## apollo_top
module apollo_top(
	input clk,
   input rst_n,
	input rs232_rx,	 
	output rs232_tx,	 
	input[7:0] in_ad_data,
	output out_ad_clk,
	output Sftclk,
	output Lchclk,
	output SDout,
	output test1,
	output test2
    );
wire[7:0] tx_in;
wire tx_write;
wire[7:0] rx_out;
wire rx_over;
my_uart	uart(	.clk(clk),
					.rst_n(rst_n),
					.rs232_rx(rs232_rx),
					.rs232_tx(rs232_tx),
					.tx_in(tx_in),
					.tx_write(tx_write),
					.rx_out(rx_out),
					.rx_over(rx_over)
					);
wire[7:0] recv_in;
wire recv_write;
wire recv_en;
wire recv_rst;
wire [7:0] scode;
wire scode_rdy;
wire [7:0] level;
controller controller(	.clk(clk),
								.rst_n(rst_n),
								.rx_out(rx_out),
								.rx_over(rx_over),
								.recv_in(recv_in),
								.recv_write(recv_write),
								.tx_in(tx_in),
								.tx_write(tx_write),
								.recv_ce(recv_en),
								.recv_rst(recv_rst),
								.scode(scode),
								.scode_rdy(scode_rdy),
								.level(level)
								);
segment_driver segment(	.clk(clk),
								.rst_n(rst_n),
								.bin({2'b00, scode}),
								.refresh(scode_rdy),
								.Sftclk(Sftclk),
								.Lchclk(Lchclk),
								.SDout(SDout));
wire[7:0] ad_data_in;
wire ad_data_rdy;
wire recv_rst_n = rst_n & recv_rst;
ad_driver ad_driver(	.clk(clk),
							.ce(recv_en),
							.rst_n(recv_rst_n),
							.din(in_ad_data),
							.clk_out(out_ad_clk),
							.dout(ad_data_in),
							.ready(ad_data_rdy));
receiver receiver(	.clk(clk),
							.ce(recv_en),
							.rst_n(recv_rst_n),
							.level(level),
							.din(ad_data_in),
							.den(ad_data_rdy),
							.dout(recv_in),
							.drdy(recv_write),
							.test1(test1),
							.test2(test2));
endmodule
Settings: LEC_CHECK=0, ABC_AREA=1, CAP_MARGIN=20, CORE_MARGIN=2, CORE_UTILIZATION=72, CTS_CLUSTER_SIZE=74, PLACE_DENSITY_LB_ADDON=0.29, SLEW_MARGIN=40; clock period 17.9 ns.
run.sh (not shown) runs the stock make flow with config.mk's settings and CLKGATE_MAP_FILE=.
==> next run, changes <==
ABC_AREA = not set   (was 1)
CTS_CLUSTER_SIZE = not set   (was 74)
PLACE_DENSITY_LB_ADDON = 0.0   (was 0.29)
SETUP_SLACK_MARGIN = 1.33   (was not set)
SLEW_MARGIN = 20   (was 40)
clock period = 4.48 ns   (was 17.9 ns; I/O delays follow)
What happened: Wire length goes down by 19%; sequential cell count is unchanged; non-clock buffer count rose by 28; first-iteration DRC count came out lower by 47%; worst setup slack degrades by 10 ns; clock power rises to 4.0 times its value; cell area drops by 0.39%; clock-buffer cell count grows by 9.
==> next run, changes <==
CORE_UTILIZATION = 40   (was 72)
PLACE_DENSITY = 0.6   (was not set)
PLACE_DENSITY_LB_ADDON = not set   (was 0.0)
SETUP_SLACK_MARGIN = not set   (was 1.33)
clock period = 7.88 ns   (was 4.48 ns; I/O delays follow)
What happened: The new run went through all stages and came out clean; utilization fell by 36 points; clock-buffer cell count went up by 15; via count drops slightly; die area is higher by well over a third; power drops by well over a third; cell area goes up slightly.
==> next run, changes <==
CELL_PAD_IN_SITES_GLOBAL_PLACEMENT = 3   (was not set)
GPL_TIMING_DRIVEN = 0   (was not set)
PLACE_DENSITY = not set   (was 0.6)
SETUP_SLACK_MARGIN = -0.13   (was not set)
clock period = 20.0 ns   (was 7.88 ns; I/O delays follow)
Result:
- global-route usage increases by 2.5 points
- clock-buffer cell count goes up by 17
- die size is unchanged
- first-iteration DRC count drops by about 24%
- sequential power goes down by about 60%
- register-to-register slack is better by 12 ns
- setup slack improves by 9.2 ns
- design area increases by about 2%
- cell count went up by 3.2%

Starting RTL as in the previous note.
Settings: LEC_CHECK=0, CAP_MARGIN=20, CELL_PAD_IN_SITES_DETAIL_PLACEMENT=0, CORE_ASPECT_RATIO=1.55, CORE_MARGIN=2, CORE_UTILIZATION=72, CTS_CLUSTER_DIAMETER=121, GPL_ROUTABILITY_DRIVEN=0, PLACE_DENSITY_LB_ADDON=0.18, SETUP_SLACK_MARGIN=1.27, SLEW_MARGIN=15; clock period 4.38 ns.
Then changed:
Settings changed: CORE_ASPECT_RATIO 1.55 to 0.89, CTS_CLUSTER_DIAMETER 121 to 28, PLACE_DENSITY_LB_ADDON 0.18 to 0.01.
=> Sequential cell count is unchanged; non-clock buffer count fell by 3; critical path depth is unchanged; final area goes up by 5.8%; register-to-register slack degrades by 120 ps; maximum frequency goes down by 0.84%; hold slack improves by 260 ps; area after synthesis stays the same.
Then changed:
Settings changed: CORE_ASPECT_RATIO 0.89 to 1.55, CORE_UTILIZATION 72 to 71, CTS_CLUSTER_DIAMETER 28 to 121, PLACE_DENSITY_LB_ADDON 0.01 to 0.18, SETUP_SLACK_MARGIN 1.27 to 1.03, SLEW_MARGIN 15 to 40.
What happened:
- The changed run ran to the end with no violations
- total power drops by 23%
- synthesized cell count does not change
- cell count goes down by 3.1%
- sequential cell count does not change
- core utilization went down by 6.0 points
- first-iteration DRC count drops by 12%

Starting RTL as in the previous note.
export LEC_CHECK = 0
export ABC_AREA = 1
export CAP_MARGIN = 10
export CELL_PAD_IN_SITES_GLOBAL_PLACEMENT = 3
export CORE_ASPECT_RATIO = 1.49
export CORE_MARGIN = 2
export CORE_UTILIZATION = 57
export GPL_TIMING_DRIVEN = 1
export MAX_ROUTING_LAYER = met4
export MIN_ROUTING_LAYER = met2
export PLACE_DENSITY_LB_ADDON = 0.12
export SETUP_SLACK_MARGIN = -0.13
export SLEW_MARGIN = 40
export TNS_END_PERCENT = 60
create_clock -name core_clock -period 20.0 [get_ports {clk}]
The starting point ended with an error in global placement without I/O (3_1_place_gp_skip_io).
Edit:
- ABC_AREA: 1 -> 0
- CELL_PAD_IN_SITES_GLOBAL_PLACEMENT: 3 -> 2
- GPL_TIMING_DRIVEN: 1 -> 0
- clock period: 20.0 -> 11.4 ns (I/O delays scaled with it)
Effect: With this change the flow produced a layout that fails on DRC. Die area goes down by 2.0%. Synthesized cell count goes down by 35%. Area after synthesis goes down by 2.0%.
Edit:
- ABC_AREA: 0 -> not set
- CAP_MARGIN: 10 -> 20
- CELL_PAD_IN_SITES_GLOBAL_PLACEMENT: 2 -> not set
- CORE_ASPECT_RATIO: 1.49 -> not set
- CORE_UTILIZATION: 57 -> 40
- GPL_TIMING_DRIVEN: 0 -> not set
- MAX_ROUTING_LAYER: met4 -> not set
- MIN_ROUTING_LAYER: met2 -> not set
- PLACE_DENSITY: not set -> 0.6
- PLACE_DENSITY_LB_ADDON: 0.12 -> not set
- SETUP_SLACK_MARGIN: -0.13 -> not set
- SLEW_MARGIN: 40 -> 20
- TNS_END_PERCENT: 60 -> not set
- clock period: 11.4 -> 4.95 ns (I/O delays scaled with it)
What happened: Now the flow passed the timing, design-rule and antenna checks; worst setup slack degrades by 4.8 ns; final area went up slightly; die area increases by well over a third.
Edit:
- CORE_UTILIZATION: 40 -> 72
- PLACE_DENSITY: 0.6 -> not set
- SETUP_SLACK_MARGIN: not set -> 2.64
- clock period: 4.95 -> 9.23 ns (I/O delays scaled with it)
Global-route usage rises by 11 points. Setup slack gains 3.2 ns. Count of clock-buffer cells in the layout falls by 11. Design area falls by about 2.6%. Routed wire length falls by about 0.47%. Worst hold slack gains 0.20 ns. Utilization rises by 34 points. Sequential power falls by 46%. Cell count falls by about 14%. Power falls by about 50%. Synthesized cell count is unchanged.
Edit:
- CORE_UTILIZATION: 72 -> 40
- PLACE_DENSITY: not set -> 0.6
- SETUP_SLACK_MARGIN: 2.64 -> 0.16
- clock period: 9.23 -> 7.88 ns (I/O delays scaled with it)
Result:
- The changed run produced a clean layout
- wire length increases by 2.0%
- count of clock-buffer cells in the layout increases by 16
- first-iteration DRC count decreases by 6.2%
- area after synthesis is unchanged
- worst setup slack got worse by 0.88 ns
- final area increases by 2.4%
- non-clock buffer count increases by 3
- core utilization decreases by 34 points
- clock skew increases by 0.0087 ns
- worst hold slack improved by 0.015 ns
- final cell count increases by 16%
Edit:
- ABC_AREA: not set -> 1
- CELL_PAD_IN_SITES_DETAIL_PLACEMENT: not set -> 2
- CORE_UTILIZATION: 40 -> 38
- CTS_CLUSTER_SIZE: not set -> 72
- SETUP_SLACK_MARGIN: 0.16 -> not set
- clock period: 7.88 -> 20.0 ns (I/O delays scaled with it)
=> The new run reached the layout checks and failed them: capacitance limit, slew limit; die size came out higher by 7.3%; routed wire length came out higher to 3.2 times its value; clock skew came out higher by 0.039 ns; worst hold slack improves by 0.036 ns.
Power figures rest on the tool's default switching activity, not on a simulated workload.
